Setup of run 1:
==> flow/design.v <==
module binary2deg(
	input i_clk,
	input i_rst,
	input i_start,
	input[63:0] i_decimal,
	input[3:0] i_frccnt,
	output[13:0] o_deg,
	output o_finished
	);
enum {IDLE,D2B1,D2B2,SHIFT,B2D,END} state_w,state_r;
logic[13:0] deg_w,deg_r;
logic[21:0] devider_w,devider_r;
logic[34:0] tmp_w,tmp_r;
logic[63:0] decimal_w,decimal_r;
logic[21:0] binary_w,binary_r;
logic[3:0] cnt_w,cnt_r;
logic[3:0] frccnt_w,frccnt_r;
logic finished;
assign o_finished = finished;
assign o_deg = deg_r;
always@(*) begin
	deg_w = deg_r;
	devider_w = devider_r;
	tmp_w = tmp_r;
	decimal_w = decimal_r;
	binary_w = binary_r;
	cnt_w = cnt_r;
	frccnt_w = frccnt_r;
	state_w = state_r;
	finished = 0;
	case(state_r)
		IDLE: begin
			if(i_start) begin
				state_w = D2B1;
				decimal_w = i_decimal;
				frccnt_w = i_frccnt;
				tmp_w = 0;
			end
			else begin
				state_w = state_r;
				decimal_w = 0;
			end
			binary_w = 0;
			devider_w = 22'b101101000000000000000;
			finished = 0;
		end
		D2B1: begin
			if(decimal_r[3:0] < 10) begin
				tmp_w = (tmp_r >> 4)+(tmp_r >> 5)+(tmp_r >> 8)+(tmp_r >> 9)+(tmp_r >> 12)+(tmp_r >> 13)+{18'd0,decimal_r[3:0],13'd0};
				state_w = state_r;
			end
			else begin
				tmp_w = tmp_r;
				state_w = D2B2;
			end
			decimal_w = decimal_r >> 4;
		end
		D2B2: begin
			if(cnt_r == (frccnt_r - 1)) begin
				state_w = SHIFT;
				cnt_w = 0;
			end
			else begin
				state_w = state_r;
				cnt_w = cnt_r + 1;
			end
			tmp_w = (tmp_r >> 4)+(tmp_r >> 5)+(tmp_r >> 8)+(tmp_r >> 9)+(tmp_r >> 12)+(tmp_r >> 13)+{18'd0,decimal_r[3:0],13'd0};
			decimal_w = decimal_r >> 4;
		end
		SHIFT: begin
			tmp_w = (tmp_r << 3) + (tmp_r << 1);
			if(cnt_r == (frccnt_r - 2)) begin
				state_w = B2D;
				binary_w = tmp_w[21:0];
				cnt_w = 0;
			end
			else begin
				state_w = state_r;
				cnt_w = cnt_r + 1;
			end
		end
		B2D: begin
			if(cnt_r == 13) begin
				state_w = END;
				cnt_w = 0;
			end
			else begin
				state_w = state_r;
				cnt_w = cnt_r + 1;
			end
			if(binary_r < devider_r) begin
				deg_w = {deg_r[12:0],1'b0};
				binary_w = binary_r;
			end
			else begin
				deg_w = {deg_r[12:0],1'b1};
				binary_w = binary_r - devider_r;
			end
			devider_w = devider_r >> 1;
			finished = 0;
		end
		END: begin
			finished = 1;
			state_w = IDLE;
		end
	endcase
end
always@(posedge i_clk or negedge i_rst) begin
	if(!i_rst) begin
		devider_r <= 22'b0101101000000000000000;
		binary_r <= 0;
		deg_r <= 0;
		cnt_r <= 0;
		state_r <= IDLE;
		decimal_r <= 64'd0;
		tmp_r <= 35'd0;
		frccnt_r <= 0;
	end
	else begin
		devider_r <= devider_w;
		binary_r <= binary_w;
		deg_r <= deg_w;
		cnt_r <= cnt_w;
		state_r <= state_w;
		decimal_r <= decimal_w;
		tmp_r <= tmp_w;
		frccnt_r <= frccnt_w;
	end
end
endmodule
module synchro(
	input i_clk,
	input i_rst,
	input i_write,
	input[7:0] i_char,
	output o_full,
	output o_check,
	output[14 - 1:0] o_deg
	);
integer i;
enum {IDLE,IDT,DATA,DEG,CHECK} state_w,state_r;
logic[7:0] cnt_w,cnt_r;
logic[7:0] char_w[7:0],char_r[7:0];
logic[2:0] r_w,r_r,w_w,w_r;
logic[7:0] char;
logic[7:0] check_w,check_r;
logic[7:0] checksum_w,checksum_r,tmp;
logic check;
logic[23:0] SI_w,SI_r;
logic[3:0] pos;
enum {INT,FRC} dstate_w,dstate_r;
logic[63:0] decimal_w,decimal_r;
logic[13:0] deg,deg_w,deg_r;
logic[3:0] frccnt_w,frccnt_r;
logic finished;
binary2deg xbinary2deg(.i_clk(i_clk),.i_rst(i_rst),.i_start(check && (pos == 1)),.i_decimal(decimal_r),.i_frccnt(frccnt_r),.o_deg(deg),.o_finished(finished));
assign o_full = ((w_r + 1) == r_r)? 1 : 0;
assign o_check = check;
assign o_deg = deg_r;
always@(*) begin
	for(i = 0; i < 8; i = i + 1) begin
		char_w[i] = char_r[i];
	end
	if(i_write) begin
		w_w = w_r + 1;
		char_w[w_r] = i_char;
	end
	else begin
		w_w = w_r;
	end
	if(w_r != r_r) begin
		char = char_r[r_r];
		r_w = r_r + 1;
	end
	else begin
		char = 0;
		r_w = r_r;
	end
end
always@(*) begin
	pos = 0;
	case(SI_r)
		{"H","D","G"} : begin
			pos = 1;
		end
		{"H","D","T"} : begin
			pos = 1;
		end
	endcase
end
always@(*) begin
	if(finished)
		deg_w = deg;
	else
		deg_w = deg_r;
end
always@(*) begin
	check = 0;
	checksum_w = checksum_r;
	SI_w = SI_r;
	decimal_w = decimal_r;
	tmp = 0;
	frccnt_w = frccnt_r;
	state_w = state_r;
	dstate_w = dstate_r;
	cnt_w = cnt_r;
	check_w = check_r;
	if(w_r != r_r) begin
		case(state_r)
			IDLE: begin
				check_w = 0;
				decimal_w = 0;
				frccnt_w = 0;
				dstate_w = INT;
				if(char == "$") begin
					state_w = IDT;
				end
				else begin
					state_w = state_r;
				end
				cnt_w = 0;
			end
			IDT: begin
				if(cnt_r == 4) begin
					state_w = DATA;
					cnt_w = 0;
					SI_w = (SI_r << 8) + {16'd0,char};
				end
				else if(cnt_r > 1) begin
					state_w = state_r;
					cnt_w = cnt_r + 1;
					SI_w = (SI_r << 8) + {16'd0,char};
				end
				else begin
					state_w = state_r;
					SI_w = SI_r;
					cnt_w = cnt_r + 1;
				end
				check_w = check_r ^ char;
			end
			DATA: begin
				if(char == "*") begin
					state_w = CHECK;
					cnt_w = 0;
					check_w = check_r;
				end
				else if(char == ",") begin
					cnt_w = cnt_r + 1;
					check_w = check_r ^ char;
					if(cnt_r == (pos - 1)) begin
						state_w = DEG;
					end
					else begin
						state_w = state_r;
					end
				end
				else begin
					state_w = state_r;
					cnt_w = cnt_r;
					check_w = check_r ^ char;
				end
			end
			DEG: begin
				tmp = char - "0";
				if(char == ".") begin
					dstate_w = FRC;
					state_w = state_r;
					cnt_w = cnt_r;
					frccnt_w = frccnt_r;
					decimal_w = (decimal_r << 4) + {60'd0,tmp[3:0]};
				end
				else if(char == ",") begin
					dstate_w = INT;
					state_w = DATA;
					cnt_w = cnt_r;
					frccnt_w = frccnt_r;
					decimal_w = decimal_r;
				end
				else begin
					state_w = state_r;
					dstate_w = dstate_r;
					cnt_w = cnt_r;
					decimal_w = (decimal_r << 4) + {60'd0,tmp[3:0]};
					if(dstate_r == FRC) begin
						frccnt_w = frccnt_r;
					end
					else begin
						frccnt_w = frccnt_r + 1;
					end
				end
				check_w = check_r ^ char;
			end
			CHECK: begin
				if(char == 8'hd) begin
					state_w = IDLE;
					cnt_w = 0;
					if(check_r == checksum_r) begin
						check = 1;
					end
					else begin
						check = 0;
					end
				end
				else begin
					if((char > "/") && (char < ":")) begin
						tmp = char - "0";
						checksum_w = cnt_r == 0 ? {tmp[3:0],4'd0} : {checksum_r[7:4],tmp[3:0]};
					end
					else if((char > "@") && (char < "G")) begin
						tmp = char - "A" + 8'd10;
						checksum_w = cnt_r == 0 ? {tmp[3:0],4'd0} : {checksum_r[7:4],tmp[3:0]};
					end
					else begin
						checksum_w = checksum_r;
					end
					cnt_w = cnt_r + 1;
				end
			end
		endcase
	end
	else begin
		state_w = state_r;
		cnt_w = cnt_r;
		checksum_w = checksum_r;
		check_w = check_r;
	end
end
always@(posedge i_clk or negedge i_rst) begin
	if(!i_rst) begin
		state_r <= IDLE;
		dstate_r <= INT;
		cnt_r <= 0;
		deg_r <= 0;
		checksum_r <= 0;
		check_r <= 0;
		SI_r <= 0;
		r_r <= 0;
		w_r <= 0;
		decimal_r <= 0;
		frccnt_r <= 0;
		for(i = 0; i < 8; i = i + 1) begin
			char_r[i] <= 0;
		end
	end
	else begin
		state_r <= state_w;
		dstate_r <= dstate_w;
		cnt_r <= cnt_w;
		deg_r <= deg_w;
		checksum_r <= checksum_w;
		check_r <= check_w;
		SI_r <= SI_w;
		r_r <= r_w;
		w_r <= w_w;
		decimal_r <= decimal_w;
		frccnt_r <= frccnt_w;
		for(i = 0; i < 8; i = i + 1) begin
			char_r[i] <= char_w[i];
		end
	end
end
endmodule
==> flow/config.mk <==
export PLATFORM = sky130hd
export DESIGN_NAME = synchro
export DESIGN_NICKNAME = synchro
export VERILOG_FILES = /design/flow/design.v
export SDC_FILE = /design/flow/constraint.sdc
export NUM_CORES = 4
export LEC_CHECK = 0
export CAP_MARGIN = 20
export CORE_MARGIN = 2
export CORE_UTILIZATION = 40
export CTS_CLUSTER_SIZE = 95
export PLACE_DENSITY_LB_ADDON = 0.22
export SLEW_MARGIN = 20
==> flow/constraint.sdc <==
create_clock -name core_clock -period 10.0 [get_ports {i_clk}]
set_input_delay 2.0000 -clock core_clock [delete_from_list [all_inputs] [get_ports {i_clk}]]
set_output_delay 2.0000 -clock core_clock [all_outputs]
set_load 0.01 [all_outputs]
run.sh (not shown) runs the stock make flow with config.mk's settings and CLKGATE_MAP_FILE=.
Setup changes, run 1 to run 2
- an added GPL_ROUTABILITY_DRIVEN of 0
- a deleted PLACE_DENSITY_LB_ADDON that had been 0.22
- a change of SLEW_MARGIN from 20 to 40
- a change of CTS_CLUSTER_SIZE from 95 to 91
- an added CORE_ASPECT_RATIO of 1.08
- an added ABC_AREA of 0
- an added MAX_ROUTING_LAYER of met5
- a change of CAP_MARGIN from 20 to 10
- a change of CORE_UTILIZATION from 40 to 37
- an added CELL_PAD_IN_SITES_GLOBAL_PLACEMENT of 2
- an added SETUP_SLACK_MARGIN of 0.24
- an added CTS_CLUSTER_DIAMETER of 49
- an added CELL_PAD_IN_SITES_DETAIL_PLACEMENT of 2
## What came out
- Comparing run 2 and run 1, the lower post-layout utilization of the core is on run 2.
- Diff run 1..run 2 | number of routed nets with antenna violations | unchanged
- Compared with run 1, run 2 shows a lower fraction of power consumed by combinational cells.
- On final area, run 1 beats run 2.
- Compared with run 1, run 2 is the more power-hungry design.
Here is what was changed in the inputs of run 3 compared with run 2.
- changing CAP_MARGIN from 10 to 20
- removing GPL_ROUTABILITY_DRIVEN (formerly 0)
- removing CELL_PAD_IN_SITES_DETAIL_PLACEMENT (formerly 2)
- changing CORE_UTILIZATION from 37 to 72
- removing ABC_AREA (formerly 0)
- removing CORE_ASPECT_RATIO (formerly 1.08)
- changing SLEW_MARGIN from 40 to 20
- removing CTS_CLUSTER_SIZE (formerly 91)
- removing MAX_ROUTING_LAYER (formerly met5)
- removing CELL_PAD_IN_SITES_GLOBAL_PLACEMENT (formerly 2)
- removing SETUP_SLACK_MARGIN (formerly 0.24)
- changing CTS_CLUSTER_DIAMETER from 49 to 375
- changing the clock period (ns, I/O delays scaled along) from 10.0 to 4.73
- [flow] run 3 | stages: complete | final checks: fail | reason: negative setup slack
- Run 3 ended with less clock skew than run 2.
- Relative to run 2, the final cell area reported for run 3 is higher.
- Compared with run 2, the router placed more vias in run 3.
- The clock share of power of run 3 is lower than that of run 2.
- Flip-flop count: run 3 vs run 2 identical
- Summary: with run 2 as the reference, wire length reported by the detailed router in run 3 moved down by a few percent.
- Relative to run 2, share of the clock period used by the worst path increased by 58 points in run 3.
What run 4 does differently from run 3 at the input level:
- a change of CORE_UTILIZATION from 72 to 40
- a deleted CTS_CLUSTER_DIAMETER that had been 375
- a change of the clock period (ns, I/O delays scaled along) from 4.73 to 6.98
--- outcome ---
- Run 4 completed; timing, DRC and antenna clean
- Diff run 3 -> run 4: sequential share of cell area went up 2.4 points; clock latency reported for the late side of the worst-skew pair increased by 0.03 ns relative to the old numbers; combinational cell area excluding buffers and inverters now smaller; height of the die grew by 63 µm.
- Going from run 3 to run 4, worst setup margin grows by 1.78 ns.
Changes in run 5 relative to run 4:
- a change of CORE_UTILIZATION from 40 to 67
- a change of the clock period (ns, I/O delays scaled along) from 6.98 to 4.81
Summary of run 4 and run 5: one run falls short of a clean finish, namely run 5.
Diff run 4 -> run 5: combined flip-flop and latch cell area held steady, post-layout worst setup margin decreased by 1.60 ns relative to the old numbers, data arrival time of the worst path shrank by 0.55 ns.
Per the comparison of run 5 with run 4, cell count fell by 108; cell area shows an increase of 1900 µm².
Compared with run 4, run 5 shows a number of cells on the worst reg-to-reg path that is 1 lower.
Of run 4 and run 5, run 4 shows the higher die size, with run 5 below it.
Going from run 4 to run 5, the via count was found to have gone up by 1879.


Starts from the design.v that is shown in full above.
make LEC_CHECK=0 ABC_AREA=0 CAP_MARGIN=40 CELL_PAD_IN_SITES_GLOBAL_PLACEMENT=1 CORE_ASPECT_RATIO=0.63 CORE_MARGIN=9 CORE_UTILIZATION=32 GPL_TIMING_DRIVEN=1 MIN_ROUTING_LAYER=met1 SLEW_MARGIN=30 TNS_END_PERCENT=5 finish   # period 12.2 ns
The first run produced a clean layout.
Then changed:
CAP_MARGIN = 20   (was 40)
CELL_PAD_IN_SITES_GLOBAL_PLACEMENT = 0   (was 1)
CORE_ASPECT_RATIO = 1.03   (was 0.63)
CORE_MARGIN = 2   (was 9)
CORE_UTILIZATION = 72   (was 32)
CTS_CLUSTER_DIAMETER = 29   (was unset)
PLACE_DENSITY_LB_ADDON = 0.0   (was unset)
SETUP_SLACK_MARGIN = 1.69   (was unset)
SLEW_MARGIN = 10   (was 30)
clock period = 5.91 ns   (was 12.2 ns; I/O delays follow)
Outcome: This time the run finished with negative setup slack left; final cell count fell by roughly a tenth; routed wire length grows by a few percent; power is higher to 2.7 times its value; first-iteration DRC count went up by well over a third; design area went up by a few percent; via count climbs by roughly a tenth; clock power rises to 3.5 times its value; utilization increases by 51 points; clock-buffer cell count came out higher by 42; register-to-register slack gets worse by 5.1 ns; hold slack got worse by 0.012 ns.
Then changed:
ABC_AREA = 1   (was 0)
CELL_PAD_IN_SITES_GLOBAL_PLACEMENT = unset   (was 0)
CORE_ASPECT_RATIO = unset   (was 1.03)
CTS_CLUSTER_DIAMETER = 397   (was 29)
GPL_TIMING_DRIVEN = unset   (was 1)
MIN_ROUTING_LAYER = unset   (was met1)
PLACE_DENSITY = 0.4   (was unset)
PLACE_DENSITY_LB_ADDON = unset   (was 0.0)
SETUP_SLACK_MARGIN = unset   (was 1.69)
SLEW_MARGIN = 20   (was 10)
TNS_END_PERCENT = unset   (was 5)
clock period = 4.11 ns   (was 5.91 ns; I/O delays follow)
Result: This time the run never finished: it broke off in 5_1_grt on ODB-0269; die area increases by 4.0%; area after synthesis increases by 4.1%; synthesized cell count increases by 25%.


// synchro: RTL as listed in full above, without the edits since
clock: 4.81 ns
lec_check: 0
cap_margin: 20
core_margin: 2
core_utilization: 72
place_density_lb_addon: 0.0
setup_slack_margin: 1.36
slew_margin: 20
The starting point completed, yet does not pass: capacitance limit, slew limit, setup timing.
Edit:
ABC_AREA = 1   (was unset)
PLACE_DENSITY_LB_ADDON = unset   (was 0.0)
SETUP_SLACK_MARGIN = unset   (was 1.36)
clock period = 6.71 ns   (was 4.81 ns; I/O delays follow)
The new run produced a clean layout.
Worst setup slack gains 2.1 ns.
Sequential cell count does not change.
Non-clock buffer count is lower by 322.
Hold slack is better by 0.069 ns.
Global-route usage went down by 0.83 points.
Combinational power fell by 61%.
Sequential power drops by 31%.
Cell area shrinks by 11%.
Routed wire length is lower by 25%.
Core utilization came out lower by 14 points.
Via count goes down by 7.4%.
Edit:
ABC_AREA = unset   (was 1)
CORE_UTILIZATION = 67   (was 72)
clock period = 4.73 ns   (was 6.71 ns; I/O delays follow)
With this change the flow completed, yet does not pass: setup timing.
Sequential share of layout area went down by 1.5 points.
Die size went up by a few percent.
Sequential power went up by well over a third.
Clock-buffer cell count went up by 7.
Power figures rest on the tool's default switching activity, not on a simulated workload.
